## MACRegister
module MACRegister(
    input clk,
    input rst,
    input [1:0] opcode,
    input [15:0] a,
    input [15:0] b,
    output [31:0] dataOut
    );
Size: about 1200 cells after synthesis, about 68 I/O pins.
clock: 10.7 ns
lec_check: 0
abc_area: 1
cap_margin: 15
core_aspect_ratio: 0.5
core_margin: 2
core_utilization: 72
cts_cluster_diameter: 229
cts_cluster_size: 98
place_density: 0.37
setup_slack_margin: -1.07
slew_margin: 20
run.sh (not shown) runs the stock make flow with config.mk's settings and CLKGATE_MAP_FILE=.
The first run produced a layout that fails on setup timing.
Rerun with:
- ABC_AREA: 1 -> not set
- CAP_MARGIN: 15 -> 20
- CORE_ASPECT_RATIO: 0.5 -> not set
- CORE_UTILIZATION: 72 -> 65
- CTS_CLUSTER_DIAMETER: 229 -> not set
- CTS_CLUSTER_SIZE: 98 -> not set
- PLACE_DENSITY: 0.37 -> not set
- SETUP_SLACK_MARGIN: -1.07 -> 1.0
- clock period: 10.7 -> 19.2 ns (I/O delays scaled with it)
Outcome: Now the flow went through all stages and came out clean; via count shrinks by 15%; worst setup slack is better by 6.1 ns; register-to-register slack gets better by 7.9 ns; core utilization fell by 11 points; wire length fell by 18%; design area went down by 6.3%; first-iteration DRC count fell by 63%; flip-flop count stays the same; non-clock buffer count shrinks by 39.
Rerun with:
- CORE_UTILIZATION: 65 -> 40
- SETUP_SLACK_MARGIN: 1.0 -> 5.0
- clock period: 19.2 -> 17.7 ns (I/O delays scaled with it)
Worst setup slack degrades by 0.61 ns.
Clock-buffer cell count falls by 1.
Non-clock buffer count rises by 23.
Design area rises by about 6%.
Global-route usage falls by 9.8 points.
Utilization falls by 25 points.
Sequential share of layout area falls by 0.36 points.
Routed wire length rises by about 0.9%.

========
v41:
MACRegister again, from the RTL that the note above started with.
clock: 21.5 ns
lec_check: 0
cap_margin: 20
cell_pad_in_sites_detail_placement: 1
cell_pad_in_sites_global_placement: 2
core_aspect_ratio: 0.98
core_margin: 6
core_utilization: 54
cts_cluster_diameter: 390
cts_cluster_size: 88
max_routing_layer: met4
place_density_lb_addon: 0.08
setup_slack_margin: 2.54
slew_margin: 25
tns_end_percent: 75
The following lists how v34 was set up differently from v41:
# v41
export LEC_CHECK = 0
export CAP_MARGIN = 20
export CELL_PAD_IN_SITES_DETAIL_PLACEMENT = 1
export CELL_PAD_IN_SITES_GLOBAL_PLACEMENT = 2
export CORE_ASPECT_RATIO = 0.98
export CORE_MARGIN = 6
export CORE_UTILIZATION = 54
export CTS_CLUSTER_DIAMETER = 390
export CTS_CLUSTER_SIZE = 88
export MAX_ROUTING_LAYER = met4
export PLACE_DENSITY_LB_ADDON = 0.08
export SETUP_SLACK_MARGIN = 2.54
export SLEW_MARGIN = 25
export TNS_END_PERCENT = 75
create_clock -name core_clock -period 21.5 [get_ports {clk}]
# v34
export LEC_CHECK = 0
export ABC_AREA = 1
export CAP_MARGIN = 20
export CORE_MARGIN = 2
export CORE_UTILIZATION = 72
export PLACE_DENSITY_LB_ADDON = 0.08
export SLEW_MARGIN = 20
create_clock -name core_clock -period 14.1 [get_ports {clk}]
==> results <==
- In v34 the implementation completed, yet the final layout does not meet the checks, the culprit being negative setup slack.
- Amount of wire on met2 after detailed routing | v34 below v41
- As of v34, total cells reported by yosys after synthesis had risen by more than 10% compared to v41.
- Capturing instance or port of the critical path = register[31]: v34; capturing instance or port of the critical path = register[30]: v41
- From v41 to v34 the numbers moved as follows: setup slack of the most critical reg-to-reg path decreased by 6800 ps relative to the old numbers; synthesized cell count shows an increase of 231; detailed route wirelength on metal3 shows an increase of 34%; non-clock inverter count in the final layout now larger; area added between synthesis and finish moved up.
- Compared with v41, in v34 non-filler instance count after layout moved up; post-synthesis cell area now sits higher.
For v12, these inputs were changed with respect to v34:
# v34
export LEC_CHECK = 0
export ABC_AREA = 1
export CAP_MARGIN = 20
export CORE_MARGIN = 2
export CORE_UTILIZATION = 72
export PLACE_DENSITY_LB_ADDON = 0.08
export SLEW_MARGIN = 20
create_clock -name core_clock -period 14.1 [get_ports {clk}]
# v12
export LEC_CHECK = 0
export CAP_MARGIN = 20
export CORE_MARGIN = 2
export CORE_UTILIZATION = 71
export SETUP_SLACK_MARGIN = 1.0
export SLEW_MARGIN = 20
create_clock -name core_clock -period 17.7 [get_ports {clk}]
Findings:
v12 | status: complete | timing, DRC, antenna: pass. Per the comparison of v12 with v34, wire length per cell after detailed routing +8.5%; standard-cell row count -1. In v12 relative to v34, synthesized area had gone down by a few percent.
Setup changes, v12 to v8
# v12
export LEC_CHECK = 0
export CAP_MARGIN = 20
export CORE_MARGIN = 2
export CORE_UTILIZATION = 71
export SETUP_SLACK_MARGIN = 1.0
export SLEW_MARGIN = 20
create_clock -name core_clock -period 17.7 [get_ports {clk}]
# v8
export LEC_CHECK = 0
export CAP_MARGIN = 20
export CORE_MARGIN = 2
export CORE_UTILIZATION = 72
export PLACE_DENSITY = 0.67
export SLEW_MARGIN = 20
create_clock -name core_clock -period 15.1 [get_ports {clk}]
==> results <==
- Between v12 and v8, multi-input gate area in the final layout increased.
- Going from v12 to v8, smallest hold slack fell 12 ps; design area rose 2.9%.
- Compared with v12, v8 shows final weighted congestion in routability-driven placement that has gone up by a few percent.
- [compare] base=v12 new=v8: non-clock buffer total of the final layout grew by 29; area growth from synthesis to layout went up.
- Compared v12 against v8; number of levels the H-tree was split into within noise.
- v8 finished all stages; however, its layout fails the closing checks, the failures being negative setup slack.
Input changes introduced in v4 (baseline for comparison: v8):
# v8
export LEC_CHECK = 0
export CAP_MARGIN = 20
export CORE_MARGIN = 2
export CORE_UTILIZATION = 72
export PLACE_DENSITY = 0.67
export SLEW_MARGIN = 20
create_clock -name core_clock -period 15.1 [get_ports {clk}]
# v4
export LEC_CHECK = 0
export CAP_MARGIN = 20
export CORE_MARGIN = 2
export CORE_UTILIZATION = 9
export SETUP_SLACK_MARGIN = 1.0
export SLEW_MARGIN = 20
create_clock -name core_clock -period 19.2 [get_ports {clk}]
## What came out
v4 finished every step from synthesis to the final layout, and the layout passed the timing, design-rule and antenna checks. Startpoint of the most critical setup path = b[0]: v8; startpoint of the most critical setup path = b[1]: v4. Utilization is lower on v4. Length of routed met2 wiring is higher on v8. Relative to v8, area growth from synthesis to layout increased by 11 points in v4.
## Diff of input files: v58 against v4
# v4
export LEC_CHECK = 0
export CAP_MARGIN = 20
export CORE_MARGIN = 2
export CORE_UTILIZATION = 9
export SETUP_SLACK_MARGIN = 1.0
export SLEW_MARGIN = 20
create_clock -name core_clock -period 19.2 [get_ports {clk}]
# v58
export LEC_CHECK = 0
export CAP_MARGIN = 20
export CORE_ASPECT_RATIO = 1.11
export CORE_MARGIN = 2
export CORE_UTILIZATION = 40
export MAX_ROUTING_LAYER = met4
export SLEW_MARGIN = 20
create_clock -name core_clock -period 19.0 [get_ports {clk}]
Findings:
The higher area of placed instances came out of v4. Run status, v58: aborted in 5_2_route, error DRT-0255. Compared v58 vs v4, and die span in y is down in v58. Overall global routing resource usage for v58: 10 points up relative to v4. v58 against v4; number of placed cells counting well taps is down by more than a quarter.
